## measure_sys
module measure_sys(
	input            sys_clk,
	input            sys_rst_n,
	input      [7:0] askdemod_data,    
	input      [9:0] fsk_demod,        
	input      [7:0] pskdemod_data,    
	output     [7:0] demod_data,
	output     [7:0] uart_mod_type,
	output    [15:0] uart_demod_fre,
	output     [7:0] uart_mod_depth,
	output reg [7:0] uart_delta_freq
);
	localparam SAMPLE_DIV = 249;   
	localparam WAVE_DIV   = 24;    
	wire [8:0] fskdemod_data_9;
	wire [9:0] fskdemod_data_10;
	wire [7:0] ma;
	wire [7:0] mf;
	wire ask_is_sine_wave;
	wire fsk_is_sine_wave;
	wire [7:0] askdemod_vpp;
	wire [9:0] fskdemod_vpp;
	wire [7:0] pskdemod_vpp;
	wire [7:0] askdemod_dc_offset;
	wire [7:0] ask_papr;
	wire [9:0] fsk_papr;
	wire [7:0] psk_papr;
	wire [15:0] ask_freq_out;
	wire [15:0] fsk_freq_out;
	wire [15:0] psk_freq_out;
	signed_unsigned_converter #(9) signed_unsigned_converter_fsk2(
		.data_in(fsk_demod[8:0]),
		.is_signed(1'b1),
		.data_out(fskdemod_data_9)
	);
	signed_unsigned_converter #(10) signed_unsigned_converter_fsk3(
		.data_in(fsk_demod),
		.is_signed(1'b1),
		.data_out(fskdemod_data_10)
	);
	wire sample_en;
	clk_divider #(.FRE_DIV(SAMPLE_DIV)) clk_divider_inst(
		.clk(sys_clk),
		.rst_n(sys_rst_n),
		.sample_en(sample_en)
	);
	measure #(.N(8), .WAVE_DIV(WAVE_DIV)) measure_ask(
		.clk(sys_clk),
		.sample_en(sample_en),
		.rst_n(sys_rst_n),
		.signal_in_unsigned(askdemod_data),
  ...
Size: ~14000 cells after synthesis, roughly 540 flip-flops, roughly 93000 sq um of cells after synthesis.
Settings: LEC_CHECK=0, ABC_AREA=1, CAP_MARGIN=20, CELL_PAD_IN_SITES_DETAIL_PLACEMENT=0, CELL_PAD_IN_SITES_GLOBAL_PLACEMENT=3, CORE_MARGIN=2, CORE_UTILIZATION=44, CTS_CLUSTER_DIAMETER=373, CTS_CLUSTER_SIZE=77, PLACE_DENSITY_LB_ADDON=0.16, SETUP_SLACK_MARGIN=5.0, SLEW_MARGIN=20; clock period 65.6 ns.
run.sh (not shown) runs the stock make flow with config.mk's settings and CLKGATE_MAP_FILE=.
The first run stopped in global placement without I/O.
Edit:
Settings changed: ABC_AREA 1 to default, CELL_PAD_IN_SITES_DETAIL_PLACEMENT 0 to default, CELL_PAD_IN_SITES_GLOBAL_PLACEMENT 3 to default, CORE_UTILIZATION 44 to 65, CTS_CLUSTER_DIAMETER 373 to default, CTS_CLUSTER_SIZE 77 to default, PLACE_DENSITY_LB_ADDON 0.16 to default, SETUP_SLACK_MARGIN 5.0 to default.
Clock period 65.6 ns to 79.0 ns, I/O delays scaled along.
Result: The changed run finished clean; area after synthesis fell by 1.5%; die size fell by 33%; synthesized cell count fell by 15%.
Edit:
Settings changed: ABC_AREA from default to 1, CORE_UTILIZATION 65 to 72.
Clock period 79.0 ns to 36.8 ns, I/O delays scaled along.
With this change the flow aborted during global routing on GRT-0116.
Die area falls by a little under a tenth.
Synthesized area went up slightly.
Synthesized cell count increases by about a fifth.
Edit:
Settings changed: CORE_UTILIZATION 72 to 69.
Clock period 36.8 ns to 46.9 ns, I/O delays scaled along.
With this change the flow finished with timing, DRC and antenna clean.
Die size is higher by a few percent.
Synthesized area does not change.
Synthesized cell count does not change.


## run A
Starting RTL as in the previous note.
==> flow/config.mk <==
export PLATFORM = sky130hd
export DESIGN_NAME = measure_sys
export DESIGN_NICKNAME = measure_sys
export VERILOG_FILES = /design/flow/design.v
export SDC_FILE = /design/flow/constraint.sdc
export NUM_CORES = 4
export LEC_CHECK = 0
export CAP_MARGIN = 0
export CELL_PAD_IN_SITES_GLOBAL_PLACEMENT = 0
export CORE_ASPECT_RATIO = 0.71
export CORE_MARGIN = 2
export CORE_UTILIZATION = 68
export CTS_CLUSTER_SIZE = 90
export GPL_ROUTABILITY_DRIVEN = 1
export MAX_ROUTING_LAYER = met4
export MIN_ROUTING_LAYER = met1
export PLACE_DENSITY_LB_ADDON = 0.22
export SETUP_SLACK_MARGIN = 5.0
export SLEW_MARGIN = 20
==> flow/constraint.sdc <==
create_clock -name core_clock -period 77.3 [get_ports {sys_clk}]
set_input_delay 15.4600 -clock core_clock [delete_from_list [all_inputs] [get_ports {sys_clk}]]
set_output_delay 15.4600 -clock core_clock [all_outputs]
set_load 0.01 [all_outputs]
Run A | stages: all done | timing, DRC, antenna: all pass
Changes in run B relative to run A:
- removing GPL_ROUTABILITY_DRIVEN (formerly 1)
- removing CELL_PAD_IN_SITES_GLOBAL_PLACEMENT (formerly 0)
- changing CAP_MARGIN from 0 to 20
- removing CTS_CLUSTER_SIZE (formerly 90)
- removing CORE_ASPECT_RATIO (formerly 0.71)
- setting ABC_AREA to 0 for the first time
- removing MAX_ROUTING_LAYER (formerly met4)
- removing MIN_ROUTING_LAYER (formerly met1)
- removing PLACE_DENSITY_LB_ADDON (formerly 0.22)
- changing CORE_UTILIZATION from 68 to 69
- changing the clock period (ns, I/O delays scaled along) from 77.3 to 36.8
Relative to run A, run B degrades setup slack at placement.
Run B did not finish; a tool error ended it in clock tree synthesis.
Diff run A -> run B: area share of xor/xnor cells in the synthesized design about even, die width fell about 16%, average cell area after synthesis about even, weighted congestion at the end of routability-driven global placement rose 0.018.
Going from run A to run B, area of the die now smaller; number of enable flip-flop cells comparable.
Here is what was changed in the inputs of run C compared with run B.
- a deleted ABC_AREA that had been 0
- an added MAX_ROUTING_LAYER of met4
- a deleted SETUP_SLACK_MARGIN that had been 5.0
- an added GPL_ROUTABILITY_DRIVEN of 0
- a change of CORE_UTILIZATION from 69 to 40
- a change of the clock period (ns, I/O delays scaled along) from 36.8 to 100.0
## What came out
Run C was carried through to the last stage, and its layout satisfied the timing, DRC and antenna checks.
The cell row count in run C sits 42 above the value recorded for run B.
Re area after synthesis: no difference whatsoever between run C and run B.
The number of cells in the design after placement number comes out lower for run C vs run B.
Per the comparison of run C with run B, die area moved up, area of the core region moved up.
Modified inputs, run D compared to run C
- changing CAP_MARGIN from 20 to 5
- setting CELL_PAD_IN_SITES_DETAIL_PLACEMENT to 1 for the first time
- setting TNS_END_PERCENT to 5 for the first time
- setting CORE_ASPECT_RATIO to 1.53 for the first time
- setting CTS_CLUSTER_SIZE to 75 for the first time
Findings:
Standard cell area after detailed placement: run D vs run C — no meaningful difference. Diff run C -> run D: number of global-route vias before repair went up 14748; final instance area neither gained nor lost much. Between run D and run C, clock power share is lower for run D, run C comes in above that. Run D vs run C: number of vias after detailed routing up. Combinational power, run D and run C, lower one = run C. Critical path depth for run D: 1.6% up relative to run C. Looking at slew at the pin closest to its max-slew limit across run D and run C, the one that comes out higher is run D. Amount of wire on met3 after detailed routing (run D vs. run C) increases by more than 10%. The number of cells in Yosys stat was comparable across run D and run C.
No activity file was given, so power comes from the tool's default toggle rates.
